## alpha
==> flow/design.v (excerpt) <==
module interpolation (
    input           clk,
    input           RST,
    input           START,
    input   [5:0]   H0,
    input   [5:0]   V0,
    input   [3:0]   SW,
    input   [3:0]   SH,
    output          REN,
    input   [7:0]   R_DATA,
    output  [11:0]  ADDR,
    output  [7:0]   O_DATA,
    output          O_VALID
);
Size: roughly 1400 cells after synthesis, about 53 I/O pins.
Settings: LEC_CHECK=0, ABC_AREA=1, CAP_MARGIN=35, CORE_MARGIN=2, CORE_UTILIZATION=70, CTS_CLUSTER_DIAMETER=88, CTS_CLUSTER_SIZE=76, MAX_ROUTING_LAYER=met4, PLACE_DENSITY=0.42, SETUP_SLACK_MARGIN=-0.32, SLEW_MARGIN=15; clock period 19.1 ns.
run.sh (not shown) runs the stock make flow with config.mk's settings and CLKGATE_MAP_FILE=.
Final checks on alpha, whose flow otherwise completed, came back failing, citing setup timing.
The following lists how beta was set up differently from alpha:
Settings: SETUP_SLACK_MARGIN no longer set, was -0.32; CORE_UTILIZATION now 40, was 70; MAX_ROUTING_LAYER no longer set, was met4; ABC_AREA no longer set, was 1; CAP_MARGIN now 20, was 35; CTS_CLUSTER_SIZE no longer set, was 76; SLEW_MARGIN now 20, was 15; CTS_CLUSTER_DIAMETER no longer set, was 88; PLACE_DENSITY no longer set, was 0.42; the clock period (ns, I/O delays scaled along) now 42.4, was 19.1.
Notes after the runs:
Both conditions hold for beta: the flow ran to the end and the final layout passed the timing, design-rule and antenna checks.
Yosys chip area (beta over alpha): decrease, about 2.4%
For yosys stat cell total, dividing the value from beta by the value from alpha gives 0.829.
alpha has a higher net count entering floorplan than beta.
| hold slack | alpha vs beta | ≈ equal |
beta ended up with a higher critical path data arrival time than alpha did.
Area added between synthesis and finish down 8.7 points in beta wrt alpha
Summary of beta over alpha: instance count of the mapped netlist decreased 234, setup slack increased 5.95 ns.
Synthesized-area fraction occupied by adder cells: beta vs alpha up 0.77 points
Input changes introduced in gamma (baseline for comparison: beta):
Settings: setting ABC_AREA to 1 for the first time; changing CORE_UTILIZATION from 40 to 68; setting SETUP_SLACK_MARGIN to -0.34 for the first time; changing the clock period (ns, I/O delays scaled along) from 42.4 to 17.9.
## What came out
- beta was carried through to the last stage, and its layout satisfied the timing, design-rule and antenna checks.
- Completing all stages was not enough for gamma: its layout failed the final checks because of setup timing.
- Changes observed in gamma relative to beta: share of total power in combinational logic higher, parity-gate share of the synthesized area counting xor and xnor cells went down 2.2 points.
- What gamma reported for vias per cell has to be multiplied by 0.939 to get the figure for beta.
- beta → gamma: signed area change from the synthesized netlist to the final layout increased by 7.3 points relative to the old numbers, clock share of power decreased by 1.1 points relative to the old numbers.
- Diff beta -> gamma: share of synthesized cell area in full adder, half adder and majority cells shrank by 0.77 points, power went up by 150%, final design instance area without fill +9.1%.
Inputs modified between gamma and delta:
Settings: SETUP_SLACK_MARGIN: -0.34 -> unset; CORE_UTILIZATION: 68 -> 40; ABC_AREA: 1 -> unset; the clock period (ns, I/O delays scaled along): 17.9 -> 32.0.
Results
delta -> gamma: flop count delta 0, exact match
delta went all the way through synthesis, placement and routing and the layout is clean on timing, DRC and antenna.
What gamma reported for number of nets produced by synthesis has to be multiplied by 0.853 to get the figure for delta.
Synthesized cell count (lower): delta
Synthesized-area fraction occupied by ao, oa, aoi and oai cells, gamma and delta: higher on delta
Number of placed instances with taps included: delta vs gamma down about 12%
Compared with gamma, in delta global-route wire length before repair now sits lower, relative area of non-clock buffer cells in the final design now sits lower, power now sits lower.
Input changes introduced in epsilon (baseline for comparison: delta):
Settings: putting CTS_CLUSTER_DIAMETER at 127 where nothing was set; swapping 20 for 40 in SLEW_MARGIN; putting ABC_AREA at 1 where nothing was set; putting MAX_ROUTING_LAYER at met4 where nothing was set; putting CTS_CLUSTER_SIZE at 85 where nothing was set.
[summary]
epsilon does worse than delta on worst voltage drop across the vdd grid. Going from delta to epsilon, worst setup slack now sits higher, maximum single-stage delay on the critical path went down by 0.02 ns. The post-synthesis cell area reported for epsilon is greater than that of delta by about 2.4%. The data required time at the worst endpoint of delta and that of epsilon are within noise of each other. Number of placement rows (higher): epsilon. Comparing delta and epsilon, the lower count of instantiated cells in the yosys netlist is on delta. NOTE via count delta->epsilon increased by more than 10%. epsilon -> delta: number of gates given a new drive strength after cts delta 0, exact match. In the metrics for delta and epsilon, the one carrying the lower design area is delta. For epsilon, the critical path startpoint was data_y_upper[1][4]$_DFFE_NN_, unlike delta, where it was data_y_upper[0][2]$_DFFE_NP_.

* * *

== v9 ==
Starting RTL as in the previous note.
clock: 15.0 ns
lec_check: 0
abc_area: 1
cap_margin: 20
core_margin: 2
core_utilization: 72
cts_cluster_size: 90
place_density_lb_addon: 0.24
setup_slack_margin: 0.88
slew_margin: 20
tns_end_percent: 35
v9 finished all stages; layout check result: FAIL, due to negative setup slack.
Relative to v9, the following input files were edited for v48:
# v9
export LEC_CHECK = 0
export ABC_AREA = 1
export CAP_MARGIN = 20
export CORE_MARGIN = 2
export CORE_UTILIZATION = 72
export CTS_CLUSTER_SIZE = 90
export PLACE_DENSITY_LB_ADDON = 0.24
export SETUP_SLACK_MARGIN = 0.88
export SLEW_MARGIN = 20
export TNS_END_PERCENT = 35
create_clock -name core_clock -period 15.0 [get_ports {clk}]
# v48
export LEC_CHECK = 0
export ABC_AREA = 1
export CAP_MARGIN = 20
export CORE_MARGIN = 2
export CORE_UTILIZATION = 70
export SETUP_SLACK_MARGIN = -0.49
export SLEW_MARGIN = 20
create_clock -name core_clock -period 21.1 [get_ports {clk}]
--- outcome ---
v48 ran in full, but the layout does not pass; the checks complain about negative setup slack. The netlist area before placement on v9 is in line with that on v48. Between v9 and v48, the flow reports number of ordinary and repair buffers in the finished layout increasing by a few percent. v48 against v9: actual transition at the worst max-transition pin lost 0.031 ns, total routing resource utilization after global routing shrank by 4.2 points. Diff v9 -> v48: instance area at placement saw little to no change, flip-flop count essentially unchanged, share of the core filled with cells -2.1 points, design area up about 1%, reported leakage power flat.
Modified inputs, v58 compared to v48
# v48
export LEC_CHECK = 0
export ABC_AREA = 1
export CAP_MARGIN = 20
export CORE_MARGIN = 2
export CORE_UTILIZATION = 70
export SETUP_SLACK_MARGIN = -0.49
export SLEW_MARGIN = 20
create_clock -name core_clock -period 21.1 [get_ports {clk}]
# v58
export LEC_CHECK = 0
export ABC_AREA = 1
export CAP_MARGIN = 20
export CORE_MARGIN = 2
export CORE_UTILIZATION = 60
export CTS_CLUSTER_DIAMETER = 306
export CTS_CLUSTER_SIZE = 97
export PLACE_DENSITY = 0.41
export SLEW_MARGIN = 20
create_clock -name core_clock -period 14.0 [get_ports {clk}]
Results
Area after synthesis delta (v58 -> v48): insignificant
[compare] base=v48 new=v58: number of cells on the critical path up 2.4%; power up 0.27 mW; total global routing track utilization down 6.4 points.
In v58 relative to v48, combined area of the multi-input logic cells had gone up slightly.
Final checks on v58, whose flow otherwise completed, came back failing, citing negative setup slack.
Re share of flip-flops with an asynchronous set or reset: no difference whatsoever between v48 and v58.
For v33, these inputs were changed with respect to v58:
# v58
export LEC_CHECK = 0
export ABC_AREA = 1
export CAP_MARGIN = 20
export CORE_MARGIN = 2
export CORE_UTILIZATION = 60
export CTS_CLUSTER_DIAMETER = 306
export CTS_CLUSTER_SIZE = 97
export PLACE_DENSITY = 0.41
export SLEW_MARGIN = 20
create_clock -name core_clock -period 14.0 [get_ports {clk}]
# v33
export LEC_CHECK = 0
export CAP_MARGIN = 5
export CORE_MARGIN = 2
export CORE_UTILIZATION = 72
export CTS_CLUSTER_DIAMETER = 306
export CTS_CLUSTER_SIZE = 97
export SLEW_MARGIN = 20
create_clock -name core_clock -period 14.0 [get_ports {clk}]
==> results <==
- STATUS run=v33 STAGES=ALL_DONE FINAL_CHECKS=FAILED CAUSE=negative setup slack
- Switching share of power (v33 over v58): increase, 0.66 points
- v33 reports a lower half-perimeter wire length after detailed placement than v58 does.
- Higher die area was reported by v58, not v33.
- Compared with v58, v33 shows a lower cell area after placement.

* * *

== v53 ==
The RTL this note starts from:
==> flow/design.v <==
module interpolation (
    input           clk,
    input           RST,
    input           START,
    input   [5:0]   H0,
    input   [5:0]   V0,
    input   [3:0]   SW,
    input   [3:0]   SH,
    output          REN,
    input   [7:0]   R_DATA,
    output  [11:0]  ADDR,
    output  [7:0]   O_DATA,
    output          O_VALID
);
reg [5:0] reg_H0, reg_H0_next;
reg [5:0] reg_V0, reg_V0_next;
reg [3:0] reg_SW, reg_SW_next;
reg [3:0] reg_SH, reg_SH_next;
reg [11:0] reg_ADDR, reg_ADDR_next;
reg        output_valid, output_valid_next;  
reg        done, done_next;  
assign ADDR = reg_ADDR;
assign REN = 1'b0;
assign O_VALID = output_valid;
reg [9:0] width_sum, width_sum_next;
reg [9:0] height_sum, height_sum_next;
wire [5:0] X_lower, X_upper, Y_lower, Y_upper;
reg [5:0] last_y_row, last_y_row_next;  
reg x_divide, y_divide, x_divide_next, y_divide_next;
assign X_lower = width_sum[9:4];
assign X_upper = x_divide_next ? width_sum[9:4] : width_sum[9:4] + 1;
assign Y_lower = height_sum[9:4];
assign Y_upper = y_divide_next ? height_sum[9:4] : height_sum[9:4] + 1;
wire [5:0] next_X_lower, next_X_upper, next_Y_lower, next_Y_upper;
assign next_X_lower = width_sum_next[9:4];
assign next_X_upper = (width_sum_next[3:0] == 0) ? width_sum_next[9:4] : width_sum_next[9:4] + 1;
assign next_Y_lower = height_sum_next[9:4];
assign next_Y_upper = (height_sum_next[3:0] == 0) ? height_sum_next[9:4] : height_sum_next[9:4] + 1;
reg [3:0] x_ratio, x_ratio_next;  
reg [3:0] y_ratio, y_ratio_next;  
wire [7:0] left_margin, right_margin;
reg [7:0] data_y_lower [0:1];
reg [7:0] data_y_lower_next [0:1];
reg [7:0] data_y_upper [0:1];
reg [7:0] data_y_upper_next [0:1];
reg [4:0] count_cycle, count_cycle_next;
reg [1:0] pre_pre_state, pre_state, state, state_next;
wire pre_pre_state_is_11, pre_pre_state_is_10, pre_pre_state_is_01, pre_pre_state_is_00;
assign pre_pre_state_is_11 = pre_pre_state[1] & pre_pre_state[1];
assign pre_pre_state_is_00 = ~pre_pre_state[1] & ~pre_pre_state[0];
wire [5:0] x_ADDR, y_ADDR;
assign x_ADDR = state[1] ? X_upper : X_lower;
assign y_ADDR = state[0] ? Y_upper : Y_lower;
    Cal_Interpolation cal_inter_left (
        .DATA_1(data_y_lower[0]),
        .DATA_2(data_y_upper[0]),
        .ratio(y_ratio),
        .Out_DATA(left_margin)
    );
    Cal_Interpolation cal_inter_right (
        .DATA_1(data_y_lower[1]),
        .DATA_2(data_y_upper[1]),
        .ratio(y_ratio),
        .Out_DATA(right_margin)
    );
    Cal_Interpolation cal_inter (
        .DATA_1(left_margin),
        .DATA_2(right_margin),
        .ratio(x_ratio),
        .Out_DATA(O_DATA)
    );
always @(*)begin
    count_cycle_next = count_cycle;
    case(state)
        2'b00: begin
            if(y_divide_next | x_divide_next) begin
                state_next = 2'b11;
            end
            else begin
                state_next = 2'b01;
            end
        end
        2'b01: begin
            state_next = 2'b10;
        end
        2'b10: begin
            state_next = 2'b11;
        end
        2'b11: begin
            count_cycle_next = (count_cycle == 5'd16) ? 0 : count_cycle + 1;
            if(X_lower == next_X_lower && Y_upper == next_Y_upper) begin
                state_next = (X_upper == next_X_upper) ? 2'b11 : 2'b01;
            end
            else if(X_upper == next_X_lower) begin
                state_next = 2'b10;
            end
            else begin
                state_next = 2'b00;
            end
        end
    endcase
end
always @(*)begin
    reg_ADDR_next[5:0] = x_ADDR + reg_H0;
    reg_ADDR_next[11:6] = y_ADDR + reg_V0;
    output_valid_next = pre_state[1] & pre_state[0];
end
always @(*)begin
    case(pre_state)
        2'b00: begin
            data_y_lower_next[0] = R_DATA;
            data_y_lower_next[1] = x_divide ? R_DATA : data_y_lower[1];
            data_y_upper_next[0] = y_divide ? R_DATA : data_y_upper[0];
            data_y_upper_next[1] = data_y_upper[1];
        end
        2'b01: begin
            data_y_upper_next[0] = R_DATA;
            data_y_lower_next[0] = data_y_lower[0];
            data_y_lower_next[1] = data_y_lower[1];
            data_y_upper_next[1] = data_y_upper[1];
        end
        2'b10: begin
            data_y_lower_next[1] = R_DATA;
            data_y_lower_next[0] = pre_pre_state_is_11 ? data_y_lower[1] : data_y_lower[0];  
            data_y_upper_next[0] = pre_pre_state_is_11 ? data_y_upper[1] : data_y_upper[0];
            data_y_upper_next[1] = data_y_upper[1];
        end
        2'b11: begin
            data_y_upper_next[1] = R_DATA;
            data_y_lower_next[1] = y_divide ? R_DATA : data_y_lower[1];
            data_y_upper_next[0] = x_divide ? R_DATA : data_y_upper[0];
            data_y_lower_next[0] = y_divide ? data_y_upper[0] :
                                    x_divide ? data_y_lower[1] : data_y_lower[0];
        end
    endcase
end
always @(*)begin
    if(START) begin
        reg_H0_next = H0;
        reg_V0_next = V0;
        reg_SW_next = SW - 1;
        reg_SH_next = SH - 1;
    end
    else begin
        reg_H0_next = reg_H0;
        reg_V0_next = reg_V0;
        reg_SW_next = reg_SW;
        reg_SH_next = reg_SH;
    end
end
always @(*)begin
    if(state == 2'b11) begin
        if(count_cycle == 5'd16) begin
            width_sum_next = 0;
            height_sum_next = height_sum + reg_SH;
        end
        else begin
            width_sum_next = width_sum + reg_SW;
            height_sum_next = height_sum;
        end
    end
    else begin
        width_sum_next = width_sum;
        height_sum_next = height_sum;
    end
    x_divide_next = (width_sum[3:0] == 0);
    y_divide_next = (height_sum[3:0] == 0);
    x_ratio_next = width_sum[3:0];
    y_ratio_next = height_sum[3:0];
    if(height_sum[9:4] == reg_V0_next) begin
        done_next = 0;
    end
    else begin
        done_next = 1;
    end
end
always @(negedge clk) begin
    reg_ADDR <= reg_ADDR_next;
    data_y_lower[0] <= data_y_lower_next[0];
    data_y_lower[1] <= data_y_lower_next[1];
    data_y_upper[0] <= data_y_upper_next[0];
    data_y_upper[1] <= data_y_upper_next[1];
    output_valid <= output_valid_next;
end
always @(posedge clk) begin
    if(RST | START) begin
        width_sum <= 0;
        height_sum <= 0;
        state <= 2'b00;
        pre_state <= 2'b00;
        pre_pre_state <= 2'b00;
        x_divide <= 0;
        y_divide <= 0;
        x_ratio <= 0;
        y_ratio <= 0;
        done <= 1;
        count_cycle <= 0;
    end
    else begin
        width_sum <= width_sum_next;
        height_sum <= height_sum_next;
        state <= state_next;
        pre_state <= state;
        pre_pre_state <= pre_state;
        x_divide <= x_divide_next;
        y_divide <= y_divide_next;
        x_ratio <= x_ratio_next;
        y_ratio <= y_ratio_next;
        done <= done_next;
        count_cycle <= count_cycle_next;
    end
    reg_H0 <= reg_H0_next;
    reg_V0 <= reg_V0_next;
    reg_SW <= reg_SW_next;
    reg_SH <= reg_SH_next;
end
endmodule
module Cal_Interpolation (
    input   [7:0]   DATA_1,
    input   [7:0]   DATA_2,
    input   [3:0]   ratio,
    output  [7:0]   Out_DATA
);
    reg [3:0] flip_ratio;
    wire [7:0] d1_3, d1_2, d1_1, d1_0, d2_3, d2_2, d2_1, d2_0;
    wire [11:0] output_inter;
    assign d1_3 = {8{flip_ratio[3]}} & DATA_1;
    assign d1_2 = {8{flip_ratio[2]}} & DATA_1;
    assign d1_1 = {8{flip_ratio[1]}} & DATA_1;
    assign d1_0 = {8{flip_ratio[0]}} & DATA_1;
    assign d2_3 = {8{ratio[3]}} & DATA_2;
    assign d2_2 = {8{ratio[2]}} & DATA_2;
    assign d2_1 = {8{ratio[1]}} & DATA_2;
    assign d2_0 = {8{ratio[0]}} & DATA_2;
    assign output_inter = {d1_3, 3'b000} + {d1_2, 2'b00} + {d1_1, 1'b0} + d1_0 
                        + {d2_3, 3'b000} + {d2_2, 2'b00} + {d2_1, 1'b0} + d2_0 ;
    assign Out_DATA = (ratio == 4'b0000) ? DATA_1 : output_inter[11:4];
    always @(*)begin
        flip_ratio = ~ratio[3:0] + 1;
    end
endmodule
Settings: LEC_CHECK=0, ABC_AREA=1, CAP_MARGIN=20, CORE_ASPECT_RATIO=0.67, CORE_MARGIN=2, CORE_UTILIZATION=72, CTS_CLUSTER_DIAMETER=42, CTS_CLUSTER_SIZE=76, PLACE_DENSITY=0.35, SETUP_SLACK_MARGIN=4.37, SLEW_MARGIN=20, TNS_END_PERCENT=40; clock period 17.6 ns.
The final report for v53 shows a completed flow and a layout that fails verification, specifically negative setup slack.
diff inputs: v53 => v40
- PLACE_DENSITY_LB_ADDON now 0.24, previously not set
- TNS_END_PERCENT now 35, was 40
- CTS_CLUSTER_SIZE no longer set, was 76
- CORE_ASPECT_RATIO no longer set, was 0.67
- CTS_CLUSTER_DIAMETER no longer set, was 42
- SETUP_SLACK_MARGIN no longer set, was 4.37
- PLACE_DENSITY no longer set, was 0.35
- the clock period (ns, I/O delays scaled along) now 15.2, was 17.6
Notes after the runs:
STATUS run=v40 STAGES=ALL_DONE FINAL_CHECKS=FAILED CAUSE=negative setup slack. Taking v53 as the reference, in v40 largest net degree at the start of global routing higher, finished layout cell area went up about 0.4%. Route | v40 vs v53 | wire longer in v40.
diff inputs: v40 => v19
- PLACE_DENSITY_LB_ADDON: 0.24 -> 0.06
- CORE_UTILIZATION: 72 -> 59
- TNS_END_PERCENT: 35 -> unset
- the clock period (ns, I/O delays scaled along): 15.2 -> 19.1
--- outcome ---
- v19 had finished all stages when the layout checks came back failing, citing negative setup slack.
- Placed wire-length estimate: v19 vs v40 down 4.9%
- Between v19 and v40, logic gate fraction of the total cell area is lower for v19, v40 comes in above that.
- Looking only at tightest slew margin relative to the limit, and setting everything else aside, the lower value of v19 and v40 goes to v40.
- According to the power report, total power for v19 is lower than for v40.
- The count of vias placed by the detailed router of v19 falls short of that of v40 by 1523.
- Worst path required time is lower on v40
- v40 -> v19: number of placement rows increased by more than 10%
For v50, these inputs were changed with respect to v19:
- ABC_AREA no longer set, was 1
- PLACE_DENSITY_LB_ADDON no longer set, was 0.06
- CORE_UTILIZATION now 22, was 59
- the clock period (ns, I/O delays scaled along) now 31.5, was 19.1
==> results <==
v50 has completed all stages; timing, DRC and antenna checks passed. Going from v19 to v50, total setup violations reported at the end of the flow now smaller; sum of met3 wire segment lengths after detailed routing now smaller; relative slew slack comparable. Measured against each other, v50 and v19 differ in total of cells resized after clock tree synthesis, the lower figure coming from v50. Max yosys synthesis chip area across v50 and v19: v19. v50 against v19: logic depth of the worst path, buffers included now sits lower, required time of the critical path went up 9.92 ns, clock network fraction of design power rose 0.8 points, via count of the first global-routing pass went down by about 9%. When v50 is set beside v19, its starting density of the core turns out to be 38 points smaller. Compared with v19, post-route cell area in v50 decreased by a few percent.
Power figures rest on the tool's default switching activity, not on a simulated workload.
